P:
// top
module top(input clk, rst, ball_speed, serve_type, angle, bat_size, restart, start, en_color, auto, hard_mode, input[3:0] mode, max_score, input[8:0] adc, output sel, size, output sound, output [9:0] RED, GRN, BLU, output HSYNC, VSYNC, px_clk, blank);
Size in the first run: roughly 7400 cells after synthesis, roughly 65 I/O pins.
clock: 13.3 ns
lec_check: 0
abc_area: 1
cap_margin: 20
cell_pad_in_sites_detail_placement: 2
cell_pad_in_sites_global_placement: 2
core_margin: 2
core_utilization: 22
cts_cluster_size: 70
gpl_timing_driven: 0
max_routing_layer: met5
slew_margin: 30
run.sh (not shown) runs the stock make flow with config.mk's settings and CLKGATE_MAP_FILE=.
P ended with every stage complete and zero timing, DRC or antenna violations.
Input changes introduced in Q (baseline for comparison: P):
Settings: GPL_TIMING_DRIVEN removed (was 0); CTS_CLUSTER_SIZE removed (was 70); PLACE_DENSITY newly set to 0.6; CELL_PAD_IN_SITES_GLOBAL_PLACEMENT removed (was 2); SLEW_MARGIN changed from 30 to 20; MAX_ROUTING_LAYER removed (was met5); CORE_UTILIZATION changed from 22 to 24; CELL_PAD_IN_SITES_DETAIL_PLACEMENT removed (was 2); the clock period (ns, I/O delays scaled along) changed from 13.3 to 8.61.
## What came out
Critical path required time: P and Q compared, higher one is P. On delay contributed by the slowest stage of the critical path: between P and Q, it ends up lower for Q. P has a lower core utilization than Q. Re sequential power: P and Q aren't equal, and the higher value belongs to Q. Per the comparison of Q with P, final wirelength shrank by about 20%; worst path buffer plus inverter count roughly the same; internal power summed over all cells increased 0.00064 W. | worst setup slack | Q vs P | worse |.
Modified inputs, R compared to Q
Settings: SETUP_SLACK_MARGIN now -0.36, previously not set; PLACE_DENSITY no longer set, was 0.6; ABC_AREA no longer set, was 1; CORE_UTILIZATION now 72, was 24; the clock period (ns, I/O delays scaled along) now 4.8, was 8.61.
## What came out
Stage in which a tool error killed R: 5_1_grt.
Diff Q -> R | area after synthesis | increase of 4100 um^2
Post-placement cell count (R over Q): decrease, 1114
Going from Q to R, the area fraction in compound gates was found to have gone up by 5.9 points.
Re multiplexer fraction of the synthesized cell area: Q was lower than R.
Taking R over Q, the overall die height ratio works out to 0.61.
Comparing R and Q, the lower yosys stat chip area is on Q.
The number of cells produced by synthesis in R sits about 7% below the value recorded for Q.
Side by side, number of gates resized after cts turned out higher in R than in Q.
The lower post-place instance area of R and Q is in Q.
Input changes introduced in S (baseline for comparison: R):
Settings: a deleted SETUP_SLACK_MARGIN that had been -0.36; an added PLACE_DENSITY of 0.6; a change of CORE_UTILIZATION from 72 to 13; an added ABC_AREA of 1; a change of the clock period (ns, I/O delays scaled along) from 4.8 to 14.0.
==> comparison <==
S: full flow OK, the timing, design-rule and antenna checks passed. Diff R -> S | overall die width | up by more than 100%. S ends up with higher count of placed standard cells including taps than R does. R has a lower total cells reported by yosys after synthesis than S.

---

Starting RTL as in the previous note.
## top
module top(input clk, rst, ball_speed, serve_type, angle, bat_size, restart, start, en_color, auto, hard_mode, input[3:0] mode, max_score, input[8:0] adc, output sel, size, output sound, output [9:0] RED, GRN, BLU, output HSYNC, VSYNC, px_clk, blank);
export LEC_CHECK = 0
export ABC_AREA = 1
export CAP_MARGIN = 5
export CELL_PAD_IN_SITES_DETAIL_PLACEMENT = 0
export CELL_PAD_IN_SITES_GLOBAL_PLACEMENT = 2
export CORE_MARGIN = 2
export CORE_UTILIZATION = 22
export CTS_CLUSTER_SIZE = 70
export GPL_TIMING_DRIVEN = 0
export MAX_ROUTING_LAYER = met4
export SLEW_MARGIN = 30
create_clock -name core_clock -period 13.3 [get_ports {clk}]
The first run produced a clean layout.
Next try:
==> flow/config.mk (replaced) <==
export PLATFORM = sky130hd
export DESIGN_NAME = top
export DESIGN_NICKNAME = top
export VERILOG_FILES = /design/flow/design.v
export SDC_FILE = /design/flow/constraint.sdc
export NUM_CORES = 4
export LEC_CHECK = 0
export CAP_MARGIN = 20
export CORE_MARGIN = 2
export CORE_UTILIZATION = 63
export MAX_ROUTING_LAYER = met4
export SLEW_MARGIN = 20
Effect: Cell area grows by 1.7%; power shrinks by about 6%; register-to-register slack improves by 1.8 ns; hold slack improves by 0.025 ns; setup slack improves by 1.8 ns; clock-buffer cell count shrinks by 5; first-iteration DRC count grows by 100%; core utilization grows by 42 points.

---

top again, from the RTL that the note above started with.
clock: 5.56 ns
lec_check: 0
abc_area: 1
cap_margin: 35
cell_pad_in_sites_detail_placement: 0
cell_pad_in_sites_global_placement: 2
core_aspect_ratio: 1.39
core_margin: 2
core_utilization: 37
gpl_routability_driven: 0
gpl_timing_driven: 0
place_density_lb_addon: 0.02
setup_slack_margin: 1.06
slew_margin: 10
tns_end_percent: 15
The baseline ran to the end with violations: setup timing.
Change:
CAP_MARGIN = 20   (was 35)
CELL_PAD_IN_SITES_DETAIL_PLACEMENT = not set   (was 0)
CELL_PAD_IN_SITES_GLOBAL_PLACEMENT = not set   (was 2)
CORE_ASPECT_RATIO = not set   (was 1.39)
CORE_UTILIZATION = 72   (was 37)
GPL_ROUTABILITY_DRIVEN = not set   (was 0)
GPL_TIMING_DRIVEN = not set   (was 0)
PLACE_DENSITY = 0.6   (was not set)
PLACE_DENSITY_LB_ADDON = not set   (was 0.02)
SETUP_SLACK_MARGIN = not set   (was 1.06)
SLEW_MARGIN = 20   (was 10)
TNS_END_PERCENT = not set   (was 15)
clock period = 14.0 ns   (was 5.56 ns; I/O delays follow)
This time the run ran to the end with no violations.
Setup slack gets better by 7300 ps.
Area after synthesis stays the same.
Register-to-register slack gets better by 7300 ps.
Via count is higher by 5.8%.
Sequential power is lower by 59%.
Utilization is higher by 33 points.
Total power is lower by 60%.
Non-clock buffer count is lower by 267.
Fmax is lower by 14%.
Clock-buffer cell count is lower by 2.
Final area is lower by 9.6%.
Change:
ABC_AREA = 0   (was 1)
PLACE_DENSITY = 0.39   (was 0.6)
SETUP_SLACK_MARGIN = 0.74   (was not set)
clock period = 4.94 ns   (was 14.0 ns; I/O delays follow)
Result:
- The changed run failed in 5_1_grt, error GRT-0116
- die size climbs by a little under a tenth
- synthesized cell count drops by a little under a tenth
- area after synthesis climbs by a little under a tenth
Change:
ABC_AREA = 1   (was 0)
CORE_UTILIZATION = 40   (was 72)
PLACE_DENSITY = 0.6   (was 0.39)
SETUP_SLACK_MARGIN = not set   (was 0.74)
clock period = 8.61 ns   (was 4.94 ns; I/O delays follow)
The changed run produced a clean layout.
Die size goes up by about 65%.
Synthesized area goes down by 8.0%.
Synthesized cell count goes up by 7.7%.
Change:
ABC_AREA = not set   (was 1)
CORE_UTILIZATION = 68   (was 40)
CTS_CLUSTER_SIZE = 34   (was not set)
PLACE_DENSITY = not set   (was 0.6)
clock period = 5.18 ns   (was 8.61 ns; I/O delays follow)
=>
- With this change the flow finished but fails on setup timing
- first-iteration DRC count increases by 110%
- global-route usage increases by 23 points
- sequential share of layout area shrinks by 1.8 points
- cell count went down by 4.3%
- setup slack is worse by 1100 ps
Change:
ABC_AREA = 1   (was not set)
CORE_UTILIZATION = 40   (was 68)
CTS_CLUSTER_SIZE = not set   (was 34)
PLACE_DENSITY = 0.6   (was not set)
clock period = 7.34 ns   (was 5.18 ns; I/O delays follow)
Outcome:
- The new run passed the timing, design-rule and antenna checks
- sequential cell count does not change
- cell area fell by 16%
- clock-buffer cell count rose by 2
- global-route usage fell by 23 points
- setup slack improves by 960 ps
- final cell count rose by 5.8%
- die area rose by 56%
- worst hold slack improves by 14 ps

---

top again, from the RTL that the note above started with.
export LEC_CHECK = 0
export CAP_MARGIN = 20
export CORE_MARGIN = 2
export CORE_UTILIZATION = 66
export CTS_CLUSTER_SIZE = 82
export SETUP_SLACK_MARGIN = 1.3
export SLEW_MARGIN = 20
create_clock -name core_clock -period 4.78 [get_ports {clk}]
The first run did not get past global routing.
Change:
CORE_UTILIZATION = 57   (was 66)
CTS_CLUSTER_SIZE = 62   (was 82)
SETUP_SLACK_MARGIN = 1.85   (was 1.3)
clock period = 6.91 ns   (was 4.78 ns; I/O delays follow)
=> With this change the flow ran to the end with no violations; synthesized area does not change; die area rises by 16%; synthesized cell count stays the same.
Change:
ABC_AREA = 1   (was not set)
CORE_UTILIZATION = 61   (was 57)
CTS_CLUSTER_SIZE = 98   (was 62)
PLACE_DENSITY = 0.6   (was not set)
SETUP_SLACK_MARGIN = not set   (was 1.85)
clock period = 14.0 ns   (was 6.91 ns; I/O delays follow)
After rerunning: Worst setup slack improved by 4.3 ns; fmax fell by about 34%; via count fell by 11%; hold slack got worse by 0.018 ns; flip-flop count is unchanged; routed wire length drops by 24%; total power drops by 51%; synthesized area goes down by 8.0%; sequential power is lower by 52%; critical path depth climbs by 48; combinational power falls by about 50%.
Change:
CORE_UTILIZATION = 56   (was 61)
CTS_CLUSTER_SIZE = not set   (was 98)
SLEW_MARGIN = 5   (was 20)
clock period = 7.07 ns   (was 14.0 ns; I/O delays follow)
Outcome: Synthesized cell count is unchanged; clock-buffer cell count falls by 2; non-clock buffer count went up by 199.

---

== ember ==
Starting RTL as in the previous note.
export LEC_CHECK = 0
export ABC_AREA = 1
export CAP_MARGIN = 25
export CORE_MARGIN = 2
export CORE_UTILIZATION = 72
export CTS_CLUSTER_SIZE = 47
export PLACE_DENSITY_LB_ADDON = 0.06
export SETUP_SLACK_MARGIN = -0.11
export SLEW_MARGIN = 0
export TNS_END_PERCENT = 35
create_clock -name core_clock -period 1.72 [get_ports {clk}]
ember: aborted in 3_5_place_dp (tool error)
What raven does differently from ember at the input level:
Settings: changing SETUP_SLACK_MARGIN from -0.11 to 0.74; changing the clock period (ns, I/O delays scaled along) from 1.72 to 2.5.
==> comparison <==
Status: raven FAILED at 3_5_place_dp (tool error)
Status: area share of xor/xnor cells in the synthesized design parity (raven, ember)
raven -> ember: mux cell area share after synthesis delta 0, exact match
Diff ember..raven | complex-gate fraction of the synthesized area | unchanged
No activity file was given, so power comes from the tool's default toggle rates.
